## job 8635
Design CORDIC_COS_SIN, start of the top module:
module CORDIC_COS_SIN #(
    parameter DATA_WIDTH = 16,
    parameter PHASE_WIDTH = 32,
    parameter STAGE = 16
) (
    input clk,
    input rst,
    input en,
    input mode,      
    input signed [DATA_WIDTH-1:0] x0,
    input signed [DATA_WIDTH-1:0] y0,
    input signed [PHASE_WIDTH-1:0] phase,    
    output valid,
    output [DATA_WIDTH:0] cos,
    output [DATA_WIDTH:0] sin
);
Size: roughly 980 flip-flops, about 100 I/O pins.
make LEC_CHECK=0 ABC_AREA=0 CAP_MARGIN=20 CELL_PAD_IN_SITES_DETAIL_PLACEMENT=1 CORE_ASPECT_RATIO=1.04 CORE_MARGIN=2 CORE_UTILIZATION=41 CTS_CLUSTER_DIAMETER=256 GPL_TIMING_DRIVEN=1 MAX_ROUTING_LAYER=met4 PLACE_DENSITY=0.73 SETUP_SLACK_MARGIN=0.32 SLEW_MARGIN=20 finish   # period 6.92 ns
run.sh (not shown) runs the stock make flow with config.mk's settings and CLKGATE_MAP_FILE=.
Job 8635 completed end to end with timing, DRC and antenna clean.
> inputs changed (job 8635 -> job 6824)
- a deleted MAX_ROUTING_LAYER that had been met4
- a change of CORE_UTILIZATION from 41 to 72
- a deleted CELL_PAD_IN_SITES_DETAIL_PLACEMENT that had been 1
- a change of ABC_AREA from 0 to 1
- a deleted CTS_CLUSTER_DIAMETER that had been 256
- a change of SETUP_SLACK_MARGIN from 0.32 to 0.65
- a deleted CORE_ASPECT_RATIO that had been 1.04
- a deleted GPL_TIMING_DRIVEN that had been 1
- a change of PLACE_DENSITY from 0.73 to 0.35
- a change of the clock period (ns, I/O delays scaled along) from 6.92 to 2.29
### Flow results
- Job 6824 never completed; the flow aborted with a tool error in 5_1_grt.
- On vertical extent of the die, the lower figure sits with job 6824, not job 8635.
- Job 8635 → job 6824: area after synthesis rose 17%; chip area line of the yosys report up 0.011 mm^2; die size down 0.056 mm^2.
What job 4297 does differently from job 6824 at the input level:
- CORE_UTILIZATION changed from 72 to 68
- SETUP_SLACK_MARGIN removed (was 0.65)
- ABC_AREA removed (was 1)
- PLACE_DENSITY removed (was 0.35)
- the clock period (ns, I/O delays scaled along) changed from 2.29 to 3.71
==> comparison <==
Between job 4297 and job 6824, the fraction of the yosys area taken by sequential cells is lower for job 6824.
In job 4297, the weighted congestion at the end of routability-driven global placement came out 0.12 below the value in job 6824.
STATUS total core area: job 4297 wins against job 6824
Job 4297 vs job 6824: number of distinct standard cells referenced by the synthesized netlist up by more than a quarter
Combined area of all synthesized cells, job 4297 and job 6824, lower one = job 4297.
The post-synthesis share of cell area spent on and-or and or-and gates reported for job 4297 is greater than that of job 6824 by 6.2 points.
Across job 6824 and job 4297, a clean result was obtained everywhere but in job 6824.
As the logs show, job 6824 stopped at 5_1_grt after a tool error, so it never reached the end of the flow.
Job 4297 against job 6824: synthesized cell count now smaller; post-CTS resize count now smaller; chip area line of the yosys report now smaller.
Sort job 4297 and job 6824 by die extent in x, ascending, and job 4297 comes first.
Inputs modified between job 4297 and job 1707:
- swapping 2 for 8 in CORE_MARGIN
- putting CELL_PAD_IN_SITES_DETAIL_PLACEMENT at 2 where nothing was set
- swapping 68 for 40 in CORE_UTILIZATION
- swapping 3.71 for 5.0 in the clock period (ns, I/O delays scaled along)
[summary]
Reported for job 1707 and job 4297, synthesized cell count turned out identical to the last digit. Layout checks on job 1707: not met. Flow itself completed; violations: negative setup slack. Of job 1707 and job 4297, the run reporting the lower setup slack after layout was job 1707. Between job 1707 and job 4297, post-layout period usage of the worst path is higher for job 1707, job 4297 comes in under that. Job 4297 → job 1707: quantity of gates resized following cts neither gained nor lost much, number of nets in the layout moved down.

---

ember:
CORDIC_COS_SIN again, from the RTL that the note above started with.
Settings: LEC_CHECK=0, CAP_MARGIN=20, CORE_MARGIN=2, CORE_UTILIZATION=29, SLEW_MARGIN=20; clock period 4.17 ns.
Here is what was changed in the inputs of nickel compared with ember.
- CORE_UTILIZATION changed from 29 to 40
- the clock period (ns, I/O delays scaled along) changed from 4.17 to 5.0
Notes after the runs:
nickel reports a higher final core utilization than ember does.
nickel against ember: die size fell by 27%; final period demand of the worst path up 0.24 ns; final cell count lost about 9%; global-route wire length before repair shows an increase of about 2.2%.
The inputs of lagoon differ from those of nickel as listed below.
- CAP_MARGIN changed from 20 to 30
- CORE_UTILIZATION changed from 40 to 72
- the clock period (ns, I/O delays scaled along) changed from 5.0 to 2.91
## What came out
- nickel finished every stage and its layout cleared the timing, DRC and antenna checks.
- Flow for lagoon halted at global routing, error code GRT-0116.
- Per the comparison of lagoon with nickel, fraction of registers with async set/reset held; area fraction in compound gates after synthesis held; initial core utilization went up 33 points.
- lagoon does better than nickel on die footprint.
diff inputs: lagoon => pepper
- CTS_CLUSTER_SIZE newly set to 36
- CORE_UTILIZATION changed from 72 to 68
- CAP_MARGIN changed from 30 to 20
- HOLD_SLACK_MARGIN newly set to 0.3
- the clock period (ns, I/O delays scaled along) changed from 2.91 to 3.04
--- outcome ---
As the logs show, pepper stopped at global routing after a tool error, so it never reached the end of the flow. Number of gates given a new drive strength after cts (pepper vs. lagoon) decreases by more than half. Compared with lagoon, pepper shows a lower standard cell area after detailed placement. Compared with lagoon, pepper shows a lower effective utilization at floorplan. Compared pepper vs lagoon, and total CTS buffers is up in pepper. The post-place setup slack of pepper exceeds that of lagoon by 0.16 ns. pepper vs. lagoon: floorplan core area went up by 5.8%. For the die footprint, pepper came in 5.8% higher than lagoon did.
Modified inputs, zinc compared to pepper
- a change of SLEW_MARGIN from 20 to 0
- a change of CORE_MARGIN from 2 to 9
- a change of CORE_UTILIZATION from 68 to 40
- a deleted HOLD_SLACK_MARGIN that had been 0.3
- an added CELL_PAD_IN_SITES_GLOBAL_PLACEMENT of 2
- a deleted CTS_CLUSTER_SIZE that had been 36
- a change of CAP_MARGIN from 20 to 25
- an added TNS_END_PERCENT of 50
- an added CORE_ASPECT_RATIO of 1.42
- a change of the clock period (ns, I/O delays scaled along) from 3.04 to 2.89
Findings:
Number of buffer cells added on primary ports: pepper vs zinc — no meaningful difference. zinc vs. pepper: post-cts repair resize count went up by about 140%. The number of hold-repair buffers added at the cts stage of zinc is lower than that of pepper. For the number of buffers created by CTS, zinc came in about 1.9% higher than pepper did. Reported for pepper and zinc, number of distinct library cell variants in the gate-level netlist after synthesis turned out identical to the last digit. zinc finished all stages; however, its layout fails the closing checks, the failures being negative setup slack. pepper → zinc: floorplan-stage core utilization lost 28 points, area after detailed placement picked up an extra 8.2%, number of core rows up 64, area of the core rose by 70%.
Setup changes, zinc to onyx
- CAP_MARGIN: 25 -> 20
- CELL_PAD_IN_SITES_GLOBAL_PLACEMENT: 2 -> unset
- CORE_ASPECT_RATIO: 1.42 -> unset
- TNS_END_PERCENT: 50 -> unset
- SLEW_MARGIN: 0 -> 20
- CORE_MARGIN: 9 -> 2
- the clock period (ns, I/O delays scaled along): 2.89 -> 4.17
Results
zinc and onyx: one clean run, onyx; the rest did not finish clean. To summarise zinc: no stage aborted, but the layout did not pass its checks, failing on negative setup slack. onyx vs zinc on final design area excluding fillers: onyx is the lower one. Cell at the slowest stage of the critical path = a2111oi_1: onyx; cell at the slowest stage of the critical path = or4_4: zinc. The run showing the smaller non-filler instance count after layout is onyx. Lower non-clock buffer area fraction after layout was reported by onyx, not zinc. onyx ended up with y[15][15] as its worst setup path endpoint; zinc ended up with x[10][15]. onyx vs zinc: die size down in onyx. Comparing the two runs side by side, onyx comes out ahead of zinc on worst setup slack.
